==> flow/design.v <==
module alu_top (
    input             clk,
    input      [7:0]  a_in,
    input      [7:0]  b_in,
    input      [3:0]  command_in,
    input             oe,
    output reg [15:0] d_out
);
    reg [7:0] a_q, b_q;
    reg [3:0] cmd_q;
    reg       oe_q;
    wire [15:0] alu_out;
    always @(posedge clk) begin
        a_q   <= a_in;
        b_q   <= b_in;
        cmd_q <= command_in;
        oe_q  <= oe;
        d_out <= alu_out;
    end
    alu u_alu (.a_in(a_q), .b_in(b_q), .command_in(cmd_q), .oe(oe_q), .d_out(alu_out));
endmodule

module alu ( input [7:0]a_in,b_in,input [3:0]command_in,input oe,output [15:0]d_out);
	parameter 	ADD = 4'b0000,
				INC = 4'b0001,
				SUB =  4'b0010,
				DEC = 4'b0011,
				MUL = 4'b0100,
				DIV = 4'b0101,
				SHL = 4'b0110,
				SHR = 4'b0111,
				AND = 4'b1000,
				OR = 4'b1001,
				INV = 4'b1010,
				NAND = 4'b1011,
				NOR = 4'b1100,
				XOR = 4'b1101,
				XNOR = 4'b1110,
				BUF = 4'b1111;
	reg [15:0] out;
	always@(command_in,a_in,b_in)
		begin
			case(command_in)
				ADD : out = a_in+b_in;
				INC : out = a_in+1'b1;
				SUB : out = a_in-b_in;
				DEC : out = a_in-1'b1;
				MUL : out = a_in*b_in;
				DIV : out = (b_in == 8'd0) ? 16'hFFFF : a_in/b_in;
				SHL : out = a_in<<1;
				SHR : out = a_in>>1;
				AND : out = a_in&&b_in;
				OR : out = a_in||b_in;
				INV : out = !(a_in);
				NAND : out = ~(a_in&b_in);
				NOR : out = ~(a_in|b_in);
				XOR : out = a_in^b_in;
				XNOR : out = a_in~^b_in;
				BUF : out = a_in;
			endcase
		end
	assign d_out = (oe) ? out : 16'h0000;
endmodule  
==> flow/config.mk <==
export PLATFORM = sky130hd
export DESIGN_NAME = alu_top
export DESIGN_NICKNAME = alu_top
export VERILOG_FILES = /design/flow/design.v
export SDC_FILE = /design/flow/constraint.sdc
export NUM_CORES = 4
export LEC_CHECK = 0
export ABC_AREA = 0
export CAP_MARGIN = 15
export CORE_ASPECT_RATIO = 0.87
export CORE_MARGIN = 3
export CORE_UTILIZATION = 70
export CTS_CLUSTER_DIAMETER = 137
export MAX_ROUTING_LAYER = met4
export PLACE_DENSITY = 0.57
export SETUP_SLACK_MARGIN = 1.38
export SLEW_MARGIN = 40
==> flow/constraint.sdc <==
create_clock -name core_clock -period 10.4 [get_ports {clk}]
set_input_delay 2.0800 -clock core_clock [delete_from_list [all_inputs] [get_ports {clk}]]
set_output_delay 2.0800 -clock core_clock [all_outputs]
set_load 0.01 [all_outputs]
run.sh (not shown) runs the stock make flow with config.mk's settings and CLKGATE_MAP_FILE=.
The baseline never finished: it broke off in clock tree synthesis (4_1_cts).
Rerun with:
Settings changed: CORE_MARGIN 3 to 2, CORE_UTILIZATION 70 to 46, CTS_CLUSTER_DIAMETER 137 to 394, GPL_TIMING_DRIVEN from default to 0, MAX_ROUTING_LAYER met4 to default, PLACE_DENSITY 0.57 to default, SETUP_SLACK_MARGIN 1.38 to 2.69.
Clock period 10.4 ns to 16.9 ns, I/O delays scaled along.
Result: The new run ran to the end with violations: setup timing; die size rose by 46%; synthesized cell count stays the same; area after synthesis stays the same.

---

build 89:
RTL: the design.v shown in full above, as it stands there.
Settings: LEC_CHECK=0, CAP_MARGIN=20, CORE_MARGIN=2, CORE_UTILIZATION=58, SETUP_SLACK_MARGIN=2.29, SLEW_MARGIN=20; clock period 13.1 ns.
From the logs: build 89 reached the end of the flow and failed the layout checks with max-capacitance violations, max-slew violations, negative setup slack.
### build 89 -> build 20
Settings: SETUP_SLACK_MARGIN: 2.29 -> unset; CAP_MARGIN: 20 -> 40; CORE_UTILIZATION: 58 -> 65; the clock period (ns, I/O delays scaled along): 13.1 -> 22.2.
[summary]
Ran to the end and failed final checks on negative setup slack: build 20.
Against build 89, build 20 comes in about 36% lower on wire length.
Length of routed wiring on met1 (build 20 / build 89): 0.813
Relative to build 89, the initial detailed-routing violation count measured on build 20 has decreased by more than half.
> inputs changed (build 20 -> build 31)
Settings: a change of CORE_UTILIZATION from 65 to 70; a change of CAP_MARGIN from 40 to 5; an added SETUP_SLACK_MARGIN of 0.51; a change of the clock period (ns, I/O delays scaled along) from 22.2 to 9.45.
--- outcome ---
Build 31 got as far as 4_1_cts, where a tool error ended the run.
Re share of the synthesized netlist area taken by xor and xnor gates: no difference whatsoever between build 31 and build 20.
When the final numbers for build 20 and build 31 were put side by side, the x dimension of the die turned out to be smaller in build 31.
Diff build 20..build 31 | cell count after synthesis | unchanged
Compared with build 20, final weighted congestion in routability-driven placement in build 31 increased by a few percent.
Total placed cells including tap cells up 13% in build 31 wrt build 20
Core utilization at floorplan (lower): build 20
Measured against each other, build 20 and build 31 differ in post-DP HPWL, the higher figure coming from build 31.
Build 31: die size is about 7% lower than what build 20 reported.
Build 31 ended up with a lower worst setup slack before clock tree synthesis than build 20 did.
Relative to build 20, die height has gone down in build 31.
Build 31 vs. build 20: site row count went down by about 4.4%.
### build 31 -> build 52
Settings: SETUP_SLACK_MARGIN: 0.51 -> unset; CAP_MARGIN: 5 -> 20; CORE_UTILIZATION: 70 -> 40; the clock period (ns, I/O delays scaled along): 9.45 -> 23.5.
[summary]
Compared to build 31, build 52 was floorplanned on a bigger die. Summary of the comparison: number of placed instances, taps included is lower in build 52, relative to build 31. Build 52 finished every step from synthesis to the final layout, and the layout passed the timing, design-rule and antenna checks. | compound-gate portion of the synthesized area | build 52 vs build 31 | ≈ equal |. Re final RePlAce weighted congestion: build 52 and build 31 aren't equal, and the lower value belongs to build 52. Build 52 reports a higher height of the die than build 31 does. On standard cell core area, the lower figure sits with build 31, not build 52. Horizontal extent of the die: build 52 vs build 31 up 39 um.
For build 53, these inputs were changed with respect to build 52:
Settings: putting ABC_AREA at 1 where nothing was set; swapping 40 for 68 in CORE_UTILIZATION; swapping 23.5 for 32.0 in the clock period (ns, I/O delays scaled along).
## What came out
Build 52 → build 53: via count roughly the same; aoi/oai-family share of the synthesized area lower; post-synthesis instance total higher.
For build 44, these inputs were changed with respect to build 53:
Settings: changing CORE_UTILIZATION from 68 to 25; removing ABC_AREA (formerly 1); changing the clock period (ns, I/O delays scaled along) from 32.0 to 23.5.
- Build 53 was smaller in final cell area than build 44.
- Build 44 ends up with a met2 capacity usage during global routing that is 29 points lower than in build 53.
- Build 44 | status: complete | timing, DRC, antenna: pass
- As of build 44, mapped cell area had fallen by a few percent compared to build 53.
- The sum of met2 wire segment lengths after detailed routing of build 44 exceeds that of build 53 by 4100 um.
- On build 44: non-clock buffer instance count of the final layout is 210% higher than what build 53 gave.
- The run with more setup slack is build 53; build 44 has less.
- Higher met3 capacity usage during global routing goes to build 53 over build 44.
